==> job 5503 <==
==> flow/design.v <==
module interpolation (
    input           clk,
    input           RST,
    input           START,
    input   [5:0]   H0,
    input   [5:0]   V0,
    input   [3:0]   SW,
    input   [3:0]   SH,
    output          REN,
    input   [7:0]   R_DATA,
    output  [11:0]  ADDR,
    output  [7:0]   O_DATA,
    output          O_VALID
);
reg [5:0] reg_H0, reg_H0_next;
reg [5:0] reg_V0, reg_V0_next;
reg [3:0] reg_SW, reg_SW_next;
reg [3:0] reg_SH, reg_SH_next;
reg [11:0] reg_ADDR, reg_ADDR_next;
reg        output_valid, output_valid_next;  
reg        done, done_next;  
assign ADDR = reg_ADDR;
assign REN = 1'b0;
assign O_VALID = output_valid;
reg [9:0] width_sum, width_sum_next;
reg [9:0] height_sum, height_sum_next;
wire [5:0] X_lower, X_upper, Y_lower, Y_upper;
reg [5:0] last_y_row, last_y_row_next;  
reg x_divide, y_divide, x_divide_next, y_divide_next;
assign X_lower = width_sum[9:4];
assign X_upper = x_divide_next ? width_sum[9:4] : width_sum[9:4] + 1;
assign Y_lower = height_sum[9:4];
assign Y_upper = y_divide_next ? height_sum[9:4] : height_sum[9:4] + 1;
wire [5:0] next_X_lower, next_X_upper, next_Y_lower, next_Y_upper;
assign next_X_lower = width_sum_next[9:4];
assign next_X_upper = (width_sum_next[3:0] == 0) ? width_sum_next[9:4] : width_sum_next[9:4] + 1;
assign next_Y_lower = height_sum_next[9:4];
assign next_Y_upper = (height_sum_next[3:0] == 0) ? height_sum_next[9:4] : height_sum_next[9:4] + 1;
reg [3:0] x_ratio, x_ratio_next;  
reg [3:0] y_ratio, y_ratio_next;  
wire [7:0] left_margin, right_margin;
reg [7:0] data_y_lower [0:1];
reg [7:0] data_y_lower_next [0:1];
reg [7:0] data_y_upper [0:1];
reg [7:0] data_y_upper_next [0:1];
reg [4:0] count_cycle, count_cycle_next;
reg [1:0] pre_pre_state, pre_state, state, state_next;
wire pre_pre_state_is_11, pre_pre_state_is_10, pre_pre_state_is_01, pre_pre_state_is_00;
assign pre_pre_state_is_11 = pre_pre_state[1] & pre_pre_state[1];
assign pre_pre_state_is_00 = ~pre_pre_state[1] & ~pre_pre_state[0];
wire [5:0] x_ADDR, y_ADDR;
assign x_ADDR = state[1] ? X_upper : X_lower;
assign y_ADDR = state[0] ? Y_upper : Y_lower;
    Cal_Interpolation cal_inter_left (
        .DATA_1(data_y_lower[0]),
        .DATA_2(data_y_upper[0]),
        .ratio(y_ratio),
        .Out_DATA(left_margin)
    );
    Cal_Interpolation cal_inter_right (
        .DATA_1(data_y_lower[1]),
        .DATA_2(data_y_upper[1]),
        .ratio(y_ratio),
        .Out_DATA(right_margin)
    );
    Cal_Interpolation cal_inter (
        .DATA_1(left_margin),
        .DATA_2(right_margin),
        .ratio(x_ratio),
        .Out_DATA(O_DATA)
    );
always @(*)begin
    count_cycle_next = count_cycle;
    case(state)
        2'b00: begin
            if(y_divide_next | x_divide_next) begin
                state_next = 2'b11;
            end
            else begin
                state_next = 2'b01;
            end
        end
        2'b01: begin
            state_next = 2'b10;
        end
        2'b10: begin
            state_next = 2'b11;
        end
        2'b11: begin
            count_cycle_next = (count_cycle == 5'd16) ? 0 : count_cycle + 1;
            if(X_lower == next_X_lower && Y_upper == next_Y_upper) begin
                state_next = (X_upper == next_X_upper) ? 2'b11 : 2'b01;
            end
            else if(X_upper == next_X_lower) begin
                state_next = 2'b10;
            end
            else begin
                state_next = 2'b00;
            end
        end
    endcase
end
always @(*)begin
    reg_ADDR_next[5:0] = x_ADDR + reg_H0;
    reg_ADDR_next[11:6] = y_ADDR + reg_V0;
    output_valid_next = pre_state[1] & pre_state[0];
end
always @(*)begin
    case(pre_state)
        2'b00: begin
            data_y_lower_next[0] = R_DATA;
            data_y_lower_next[1] = x_divide ? R_DATA : data_y_lower[1];
            data_y_upper_next[0] = y_divide ? R_DATA : data_y_upper[0];
            data_y_upper_next[1] = data_y_upper[1];
        end
        2'b01: begin
            data_y_upper_next[0] = R_DATA;
            data_y_lower_next[0] = data_y_lower[0];
            data_y_lower_next[1] = data_y_lower[1];
            data_y_upper_next[1] = data_y_upper[1];
        end
        2'b10: begin
            data_y_lower_next[1] = R_DATA;
            data_y_lower_next[0] = pre_pre_state_is_11 ? data_y_lower[1] : data_y_lower[0];  
            data_y_upper_next[0] = pre_pre_state_is_11 ? data_y_upper[1] : data_y_upper[0];
            data_y_upper_next[1] = data_y_upper[1];
        end
        2'b11: begin
            data_y_upper_next[1] = R_DATA;
            data_y_lower_next[1] = y_divide ? R_DATA : data_y_lower[1];
            data_y_upper_next[0] = x_divide ? R_DATA : data_y_upper[0];
            data_y_lower_next[0] = y_divide ? data_y_upper[0] :
                                    x_divide ? data_y_lower[1] : data_y_lower[0];
        end
    endcase
end
always @(*)begin
    if(START) begin
        reg_H0_next = H0;
        reg_V0_next = V0;
        reg_SW_next = SW - 1;
        reg_SH_next = SH - 1;
    end
    else begin
        reg_H0_next = reg_H0;
        reg_V0_next = reg_V0;
        reg_SW_next = reg_SW;
        reg_SH_next = reg_SH;
    end
end
always @(*)begin
    if(state == 2'b11) begin
        if(count_cycle == 5'd16) begin
            width_sum_next = 0;
            height_sum_next = height_sum + reg_SH;
        end
        else begin
            width_sum_next = width_sum + reg_SW;
            height_sum_next = height_sum;
        end
    end
    else begin
        width_sum_next = width_sum;
        height_sum_next = height_sum;
    end
    x_divide_next = (width_sum[3:0] == 0);
    y_divide_next = (height_sum[3:0] == 0);
    x_ratio_next = width_sum[3:0];
    y_ratio_next = height_sum[3:0];
    if(height_sum[9:4] == reg_V0_next) begin
        done_next = 0;
    end
    else begin
        done_next = 1;
    end
end
always @(negedge clk) begin
    reg_ADDR <= reg_ADDR_next;
    data_y_lower[0] <= data_y_lower_next[0];
    data_y_lower[1] <= data_y_lower_next[1];
    data_y_upper[0] <= data_y_upper_next[0];
    data_y_upper[1] <= data_y_upper_next[1];
    output_valid <= output_valid_next;
end
always @(posedge clk) begin
    if(RST | START) begin
        width_sum <= 0;
        height_sum <= 0;
        state <= 2'b00;
        pre_state <= 2'b00;
        pre_pre_state <= 2'b00;
        x_divide <= 0;
        y_divide <= 0;
        x_ratio <= 0;
        y_ratio <= 0;
        done <= 1;
        count_cycle <= 0;
    end
    else begin
        width_sum <= width_sum_next;
        height_sum <= height_sum_next;
        state <= state_next;
        pre_state <= state;
        pre_pre_state <= pre_state;
        x_divide <= x_divide_next;
        y_divide <= y_divide_next;
        x_ratio <= x_ratio_next;
        y_ratio <= y_ratio_next;
        done <= done_next;
        count_cycle <= count_cycle_next;
    end
    reg_H0 <= reg_H0_next;
    reg_V0 <= reg_V0_next;
    reg_SW <= reg_SW_next;
    reg_SH <= reg_SH_next;
end
endmodule
module Cal_Interpolation (
    input   [7:0]   DATA_1,
    input   [7:0]   DATA_2,
    input   [3:0]   ratio,
    output  [7:0]   Out_DATA
);
    reg [3:0] flip_ratio;
    wire [7:0] d1_3, d1_2, d1_1, d1_0, d2_3, d2_2, d2_1, d2_0;
    wire [11:0] output_inter;
    assign d1_3 = {8{flip_ratio[3]}} & DATA_1;
    assign d1_2 = {8{flip_ratio[2]}} & DATA_1;
    assign d1_1 = {8{flip_ratio[1]}} & DATA_1;
    assign d1_0 = {8{flip_ratio[0]}} & DATA_1;
    assign d2_3 = {8{ratio[3]}} & DATA_2;
    assign d2_2 = {8{ratio[2]}} & DATA_2;
    assign d2_1 = {8{ratio[1]}} & DATA_2;
    assign d2_0 = {8{ratio[0]}} & DATA_2;
    assign output_inter = {d1_3, 3'b000} + {d1_2, 2'b00} + {d1_1, 1'b0} + d1_0 
                        + {d2_3, 3'b000} + {d2_2, 2'b00} + {d2_1, 1'b0} + d2_0 ;
    assign Out_DATA = (ratio == 4'b0000) ? DATA_1 : output_inter[11:4];
    always @(*)begin
        flip_ratio = ~ratio[3:0] + 1;
    end
endmodule
==> flow/run.sh <==
#!/bin/bash
# the make line also repeats each setting of config.mk as NAME=value (left out here)
make -C /OpenROAD-flow-scripts/flow DESIGN_CONFIG=/design/flow/config.mk WORK_HOME=/design/flow/orfs CLKGATE_MAP_FILE= finish
==> flow/config.mk <==
export PLATFORM = sky130hd
export DESIGN_NAME = interpolation
export DESIGN_NICKNAME = interpolation
export VERILOG_FILES = /design/flow/design.v
export SDC_FILE = /design/flow/constraint.sdc
export NUM_CORES = 4
export LEC_CHECK = 0
export ABC_AREA = 1
export CAP_MARGIN = 20
export CORE_ASPECT_RATIO = 0.5
export CORE_MARGIN = 2
export CORE_UTILIZATION = 43
export CTS_CLUSTER_DIAMETER = 220
export CTS_CLUSTER_SIZE = 100
export MAX_ROUTING_LAYER = met4
export PLACE_DENSITY_LB_ADDON = 0.06
export SLEW_MARGIN = 15
export TNS_END_PERCENT = 10
==> flow/constraint.sdc <==
create_clock -name core_clock -period 17.4 [get_ports {clk}]
set_input_delay 3.4800 -clock core_clock [delete_from_list [all_inputs] [get_ports {clk}]]
set_output_delay 3.4800 -clock core_clock [all_outputs]
set_load 0.01 [all_outputs]
==> inputs of job 4716, as changes to job 5503 <==
==> flow/config.mk (replaced) <==
export PLATFORM = sky130hd
export DESIGN_NAME = interpolation
export DESIGN_NICKNAME = interpolation
export VERILOG_FILES = /design/flow/design.v
export SDC_FILE = /design/flow/constraint.sdc
export NUM_CORES = 4
export LEC_CHECK = 0
export ABC_AREA = 1
export CAP_MARGIN = 20
export CORE_MARGIN = 2
export CORE_UTILIZATION = 40
export CTS_CLUSTER_DIAMETER = 127
export CTS_CLUSTER_SIZE = 85
export MAX_ROUTING_LAYER = met4
export SLEW_MARGIN = 40
==> flow/constraint.sdc (replaced) <==
create_clock -name core_clock -period 32.0 [get_ports {clk}]
set_input_delay 6.4000 -clock core_clock [delete_from_list [all_inputs] [get_ports {clk}]]
set_output_delay 6.4000 -clock core_clock [all_outputs]
set_load 0.01 [all_outputs]
==> inputs of job 8160, as changes to job 5503 <==
==> flow/config.mk (replaced) <==
export PLATFORM = sky130hd
export DESIGN_NAME = interpolation
export DESIGN_NICKNAME = interpolation
export VERILOG_FILES = /design/flow/design.v
export SDC_FILE = /design/flow/constraint.sdc
export NUM_CORES = 4
export LEC_CHECK = 0
export ABC_AREA = 1
export CAP_MARGIN = 20
export CELL_PAD_IN_SITES_GLOBAL_PLACEMENT = 3
export CORE_MARGIN = 2
export CORE_UTILIZATION = 40
export CTS_CLUSTER_DIAMETER = 385
export CTS_CLUSTER_SIZE = 26
export GPL_ROUTABILITY_DRIVEN = 0
export MAX_ROUTING_LAYER = met4
export MIN_ROUTING_LAYER = met2
export PLACE_DENSITY = 0.93
export SETUP_SLACK_MARGIN = -0.32
export SLEW_MARGIN = 15
export TNS_END_PERCENT = 35
==> summary of the runs <==
Via count, lowest first: job 4716, job 5503, job 8160.
Job 5503 ran to the end with violations: negative setup slack. Job 4716 produced a clean layout. Job 8160 reached the layout checks and failed them: negative setup slack.
The lowest global-route usage belongs to job 4716, the highest to job 8160.
Synthesized area is the same in job 5503 and job 4716.
Total power: job 5503 > job 8160 > job 4716.
Of job 8160 and job 4716, job 8160 has the higher sequential power (gap about 80%, measured against job 4716).
In synthesized cell count, job 4716 and job 8160 do not differ.
The lowest worst hold slack belongs to job 5503, the highest to job 8160.
Of job 8160 and job 5503, job 5503 has the higher core utilization (gap 3.6 points).
Against job 5503, the clock power of job 4716 is lower by about 45%.
Sequential cell count is the same in job 8160 and job 5503.
In job 8160 the sequential share of layout area is lower than in job 4716, by 1.4 points.

========
==> build 89: inputs <==
// interpolation: RTL as listed in full above, without the edits since
Settings: LEC_CHECK=0, ABC_AREA=1, CAP_MARGIN=20, CORE_MARGIN=2, CORE_UTILIZATION=70, SETUP_SLACK_MARGIN=-0.49, SLEW_MARGIN=20; clock period 21.1 ns.
run.sh (not shown) runs the stock make flow with config.mk's settings and CLKGATE_MAP_FILE=.
==> build 12: changes against build 89 <==
ABC_AREA = default   (was 1)
CORE_UTILIZATION = 40   (was 70)
SETUP_SLACK_MARGIN = default   (was -0.49)
==> flow/constraint.sdc (replaced) <==
create_clock -name core_clock -period 42.4 [get_ports {clk}]
set_input_delay 8.4800 -clock core_clock [delete_from_list [all_inputs] [get_ports {clk}]]
set_output_delay 8.4800 -clock core_clock [all_outputs]
set_load 0.01 [all_outputs]
==> summary of the runs <==
- Of build 89 and build 12, build 89 has the higher first-iteration DRC count (gap about 70%, measured against build 12).
- Build 12 completed with no timing, DRC or antenna violations. Build 89 finished but failed the layout checks on negative setup slack.
- Of build 89 and build 12, build 12 has the higher die size (gap about 40%, measured against build 12).
- Against build 89, the synthesized area of build 12 is smaller by about 2.4%.
- Cell count: build 12 is smaller than build 89 (about 11%).
- Between build 89 and build 12, the lower wire length is in build 12 (gap 19%, measured against build 12).
- Against build 12, the non-clock buffer count of build 89 is higher by 95.
- Against build 12, the sequential power of build 89 is higher by about 100%.
- In build 89 the synthesized cell count is higher than in build 12, by about 20%.
- Against build 12, the global-route usage of build 89 is higher by 16 points.
- Against build 89, the critical path depth of build 12 is lower by 9.
==> figures <==
Pre-placement core utilization: build 89 71.6%; build 12 40.6%
Worst endpoint data arrival time: build 89 19.14 ns; build 12 30.64 ns
Worst max-slew margin expressed relative to the limit: build 89 32.1%; build 12 29.7%
Sink of the worst hold path: build 89 count_cycle[1]; build 12 height_sum[2]
Portion of total power attributed to sequential cells: build 89 45.4%; build 12 48.4%
Number of multi-input combinational cells in the layout: build 89 916; build 12 822
Fraction of the yosys area taken by sequential cells: build 89 24.2%; build 12 24.8%
Post-detailed-route wirelength per cell: build 89 15.4 microns; build 12 14.6 microns
Clock skew: build 89 0.0822 ns; build 12 0.0727 ns
Total track usage: build 89 33.1%; build 12 16.9%
Final #Nets: build 89 1,767; build 12 1,425
Worst Slack Setup Final: build 89 -2.26 ns; build 12 3.28 ns
Run status: build 89 finished with violations; build 12 timing/DRC/antenna clean
Layout check failures: build 89 negative setup slack; build 12 -
Overall power consumption: build 89 0.519 mW; build 12 0.244 mW
Vias in the first global route: build 89 9,608; build 12 7,964
Ratio of layout area to synthesized area: build 89 1.191x; build 12 1.118x
Via-to-Cell Ratio: build 89 5.48; build 12 4.97
Yosys simple share: build 89 21.5%; build 12 17.7%
Cell Type Count: build 89 46; build 12 62
Clock-net power: build 89 0.205 mW; build 12 0.101 mW
Multi-input gate area in the final layout: build 89 7170 sq um; build 12 7190 sq um

========
==> wip/lagoon <==
RTL: the design.v shown in full above, as it stands there.
clock: 19.2 ns
lec_check: 0
abc_area: 1
cap_margin: 20
core_margin: 2
core_utilization: 71
cts_cluster_diameter: 332
cts_cluster_size: 60
max_routing_layer: met4
place_density: 0.4
setup_slack_margin: 3.71
slew_margin: 20
tns_end_percent: 45
==> wip/indigo: changes against wip/lagoon <==
Settings changed: ABC_AREA 1 to not set, CORE_UTILIZATION 71 to 22, CTS_CLUSTER_DIAMETER 332 to not set, CTS_CLUSTER_SIZE 60 to not set, MAX_ROUTING_LAYER met4 to not set, PLACE_DENSITY 0.4 to not set, SETUP_SLACK_MARGIN 3.71 to not set, TNS_END_PERCENT 45 to not set.
==> flow/constraint.sdc (replaced) <==
create_clock -name core_clock -period 31.5 [get_ports {clk}]
set_input_delay 6.3000 -clock core_clock [delete_from_list [all_inputs] [get_ports {clk}]]
set_output_delay 6.3000 -clock core_clock [all_outputs]
set_load 0.01 [all_outputs]
==> wip/harbor: changes against wip/lagoon <==
Settings changed: CORE_ASPECT_RATIO set to 1.01, CORE_UTILIZATION 71 to 20, CTS_CLUSTER_DIAMETER 332 to not set, CTS_CLUSTER_SIZE 60 to not set, MIN_ROUTING_LAYER set to met1, PLACE_DENSITY 0.4 to not set, PLACE_DENSITY_LB_ADDON set to 0.21, SETUP_SLACK_MARGIN 3.71 to not set, SLEW_MARGIN 20 to 35, TNS_END_PERCENT 45 to not set.
==> flow/constraint.sdc (replaced) <==
create_clock -name core_clock -period 28.7 [get_ports {clk}]
set_input_delay 5.7400 -clock core_clock [delete_from_list [all_inputs] [get_ports {clk}]]
set_output_delay 5.7400 -clock core_clock [all_outputs]
set_load 0.01 [all_outputs]
==> ci_impl_report.md <==
## Synthesis and layout report

| Metric | Value |
|---|---|
| Outcome | `timing/DRC/antenna clean` |
| Post-Synth Adder-Cell Area | `approximately 32%` |
| Chip area | `~50000 µm²` |
| Pwr per Cell Area | `between 20 and 30 nW/µm²` |
| Final instance area | `between 10000 and 15000 µm²` |
| Clock power frac | `about two fifths` |
| Slew headroom | `approximately a third` |
| Power Total | `~330 µW` |
| Post_cts resized | `2` |
| Nets@finish | `about 1400` |
| Non-clk bufs | `63` |
Source of the figures above: wip/indigo

==> ci_impl_report.md <==
## Synthesis and layout report

| Metric | Value |
|---|---|
| Finish-stage setup viols | `8` |
| CTS Sinks | `105` |
| Post_cts resized | `between 60 and 70` |
| Outcome | `complete, but fails checks` |
| Worst hold-check path type | `reg -> reg` |
| Slew headroom | `between 30% and 40%` |
| Clock power frac | `about two fifths` |
| Layout Check Fails | `negative setup slack` |
| Non-clk bufs | `156` |
| Pwr per Cell Area | `between 40 and 50 nW/µm²` |
| Power Total | `between 500 and 600 µW` |
| Post-route setup slack | `-2.88 ns` |
| Final instance area | `around 13000 µm²` |
Source of the figures above: wip/lagoon

==> ci_impl_report.md <==
## Synthesis and layout report

| Metric | Value |
|---|---|
| Nets@finish | `approximately 1800` |
| Non-clk bufs | `roughly 140` |
| Final instance area | `between 10000 and 15000 µm²` |
| Outcome | `timing/DRC/antenna clean` |
| Slew headroom | `40.4%` |
| Power Total | `just under 400 µW` |
Source of the figures above: wip/harbor

Power and IR drop assume default switching activity.
